==> inputs of v37 <==
==> flow/design.v <==
module gca_dlnv(
    input [31:0]    coord0,
    input [31:0]    coord1,
    input           ld,
    input           step,
    input           CLK,
    output          FC,
    output [20:0]   ADDR
);
    reg         [15:0] x0;
    reg         [15:0] y0;
    wire        [15:0] x1;
    wire        [15:0] y1;
    reg  signed [15:0] dx, dy;
    reg  signed [15:0] sx, sy;
    reg  signed [15:0] error;
    wire signed [15:0] e2;
    assign x1 = {5'b0, coord1[10:0]};
    assign y1 = {6'b0, coord1[20:11]};
    assign e2 = error <<< 1;
    assign ADDR = {y0[9:0], x0[10:0]};
    assign FC = !ld && (x0 == x1 && y0 == y1 || e2 >= dy && x0 == x1 || e2 <= dx && y0 == y1);
    always @(posedge CLK) begin
        if(ld) begin
            x0 <= {5'b0, coord0[10:0]};
            y0 <= {6'b0, coord0[20:11]};
            sx <= (x0 > x1) ? -16'd1 : 16'd1;
            sy <= (y0 > y1) ? -16'd1 : 16'd1;
            dx <= (x0 < x1) ? (x1 - x0) : (x0 - x1);
            dy <= (y1 < y0) ? (y1 - y0) : (y0 - y1);
            error <= dx + dy;
        end
        if(step && !ld) begin
            if(e2 >= dy) x0 <= x0 + sx;
            if(e2 <= dx) y0 <= y0 + sy;
            if(e2 >= dy && e2 <= dx)
                error <= error + dx + dy;
            else if(e2 >= dy)
                error <= error + dy;
            else if(e2 <= dx)
                error <= error + dx;
        end
    end
endmodule
==> flow/run.sh <==
#!/bin/bash
# the make line also repeats each setting of config.mk as NAME=value (left out here)
make -C /OpenROAD-flow-scripts/flow DESIGN_CONFIG=/design/flow/config.mk WORK_HOME=/design/flow/orfs CLKGATE_MAP_FILE= finish
==> flow/config.mk <==
export PLATFORM = sky130hd
export DESIGN_NAME = gca_dlnv
export DESIGN_NICKNAME = gca_dlnv
export VERILOG_FILES = /design/flow/design.v
export SDC_FILE = /design/flow/constraint.sdc
export NUM_CORES = 4
export LEC_CHECK = 0
export ABC_AREA = 1
export CAP_MARGIN = 15
export CELL_PAD_IN_SITES_GLOBAL_PLACEMENT = 1
export CORE_ASPECT_RATIO = 1.45
export CORE_MARGIN = 5
export CORE_UTILIZATION = 32
export CTS_CLUSTER_DIAMETER = 356
export GPL_ROUTABILITY_DRIVEN = 1
export GPL_TIMING_DRIVEN = 0
export HOLD_SLACK_MARGIN = 0.03
export MIN_ROUTING_LAYER = met2
export PLACE_DENSITY_LB_ADDON = 0.18
export SLEW_MARGIN = 20
export TNS_END_PERCENT = 55
==> flow/constraint.sdc <==
create_clock -name core_clock -period 4.27 [get_ports {CLK}]
set_input_delay 0.8540 -clock core_clock [delete_from_list [all_inputs] [get_ports {CLK}]]
set_output_delay 0.8540 -clock core_clock [all_outputs]
set_load 0.01 [all_outputs]
==> v20: changes against v37 <==
ABC_AREA = unset   (was 1)
CAP_MARGIN = 20   (was 15)
CELL_PAD_IN_SITES_GLOBAL_PLACEMENT = unset   (was 1)
CORE_ASPECT_RATIO = unset   (was 1.45)
CORE_MARGIN = 2   (was 5)
CORE_UTILIZATION = 39   (was 32)
CTS_CLUSTER_DIAMETER = unset   (was 356)
GPL_ROUTABILITY_DRIVEN = unset   (was 1)
GPL_TIMING_DRIVEN = unset   (was 0)
HOLD_SLACK_MARGIN = unset   (was 0.03)
MIN_ROUTING_LAYER = unset   (was met2)
PLACE_DENSITY_LB_ADDON = unset   (was 0.18)
TNS_END_PERCENT = unset   (was 55)
==> flow/constraint.sdc (replaced) <==
create_clock -name core_clock -period 4.56 [get_ports {CLK}]
set_input_delay 0.9120 -clock core_clock [delete_from_list [all_inputs] [get_ports {CLK}]]
set_output_delay 0.9120 -clock core_clock [all_outputs]
set_load 0.01 [all_outputs]
==> v18: changes against v37 <==
ABC_AREA = unset   (was 1)
CAP_MARGIN = 20   (was 15)
CELL_PAD_IN_SITES_GLOBAL_PLACEMENT = unset   (was 1)
CORE_ASPECT_RATIO = unset   (was 1.45)
CORE_MARGIN = 7   (was 5)
CORE_UTILIZATION = 30   (was 32)
CTS_CLUSTER_DIAMETER = 100   (was 356)
CTS_CLUSTER_SIZE = 15   (was unset)
GPL_ROUTABILITY_DRIVEN = unset   (was 1)
GPL_TIMING_DRIVEN = unset   (was 0)
HOLD_SLACK_MARGIN = unset   (was 0.03)
MIN_ROUTING_LAYER = unset   (was met2)
PLACE_DENSITY = 0.91   (was unset)
PLACE_DENSITY_LB_ADDON = unset   (was 0.18)
TNS_END_PERCENT = 5   (was 55)
==> flow/constraint.sdc (replaced) <==
create_clock -name core_clock -period 5.0 [get_ports {CLK}]
set_input_delay 1.0000 -clock core_clock [delete_from_list [all_inputs] [get_ports {CLK}]]
set_output_delay 1.0000 -clock core_clock [all_outputs]
set_load 0.01 [all_outputs]
==> flow_metrics.tcl <==
# collected from the flow reports
set metrics [dict create \
    placed_cell_count 2218 \
    worst-path-max-fanout 6 \
    run_status "complete, no violations" \
    synth.distinct_cells 50 \
    mappedNetlistNets 1924 \
    max_stage_delay_ns 0.44 \
    grt_first_pass_wirelength_mm 65.0 \
    post_drt_via_cell_ratio 7.23 \
    post_cts_resized 4 \
    data_arrival_time_of_the_critical_path_ns 3.20 \
    worstSkewPairLatency_ns 0.38 \
]
# the run above: v37

==> flow_metrics.tcl <==
# collected from the flow reports
set metrics [dict create \
    placed_cell_count 1739 \
    clk_pin_slew_ns 0.06 \
    run_status "complete, no violations" \
    grt_setup_unrepaired "no" \
    data_arrival_time_of_the_critical_path_ns 3.61 \
    n_fill_cell 3369 \
    post_drt_via_cell_ratio 5.52 \
    worst-path-max-fanout 7 \
    grt_first_pass_wirelength_mm 46.4 \
]
# the run above: v18

==> flow_metrics.tcl <==
# collected from the flow reports
set metrics [dict create \
    synth.distinct_cells 85 \
    run_status "complete, no violations" \
    worst-path-max-fanout 6 \
    grt_first_pass_wirelength_mm 44.9 \
    ant_nets 0 \
    placed_cell_count 1638 \
    m1WireLength_mm 13.6 \
    mappedNetlistNets 1498 \
    max_stage_delay_ns 0.54 \
    data_arrival_time_of_the_critical_path_ns 3.38 \
    cts.hold.buffers_added 0 \
    post_cts_resized 0 \
]
# the run above: v20

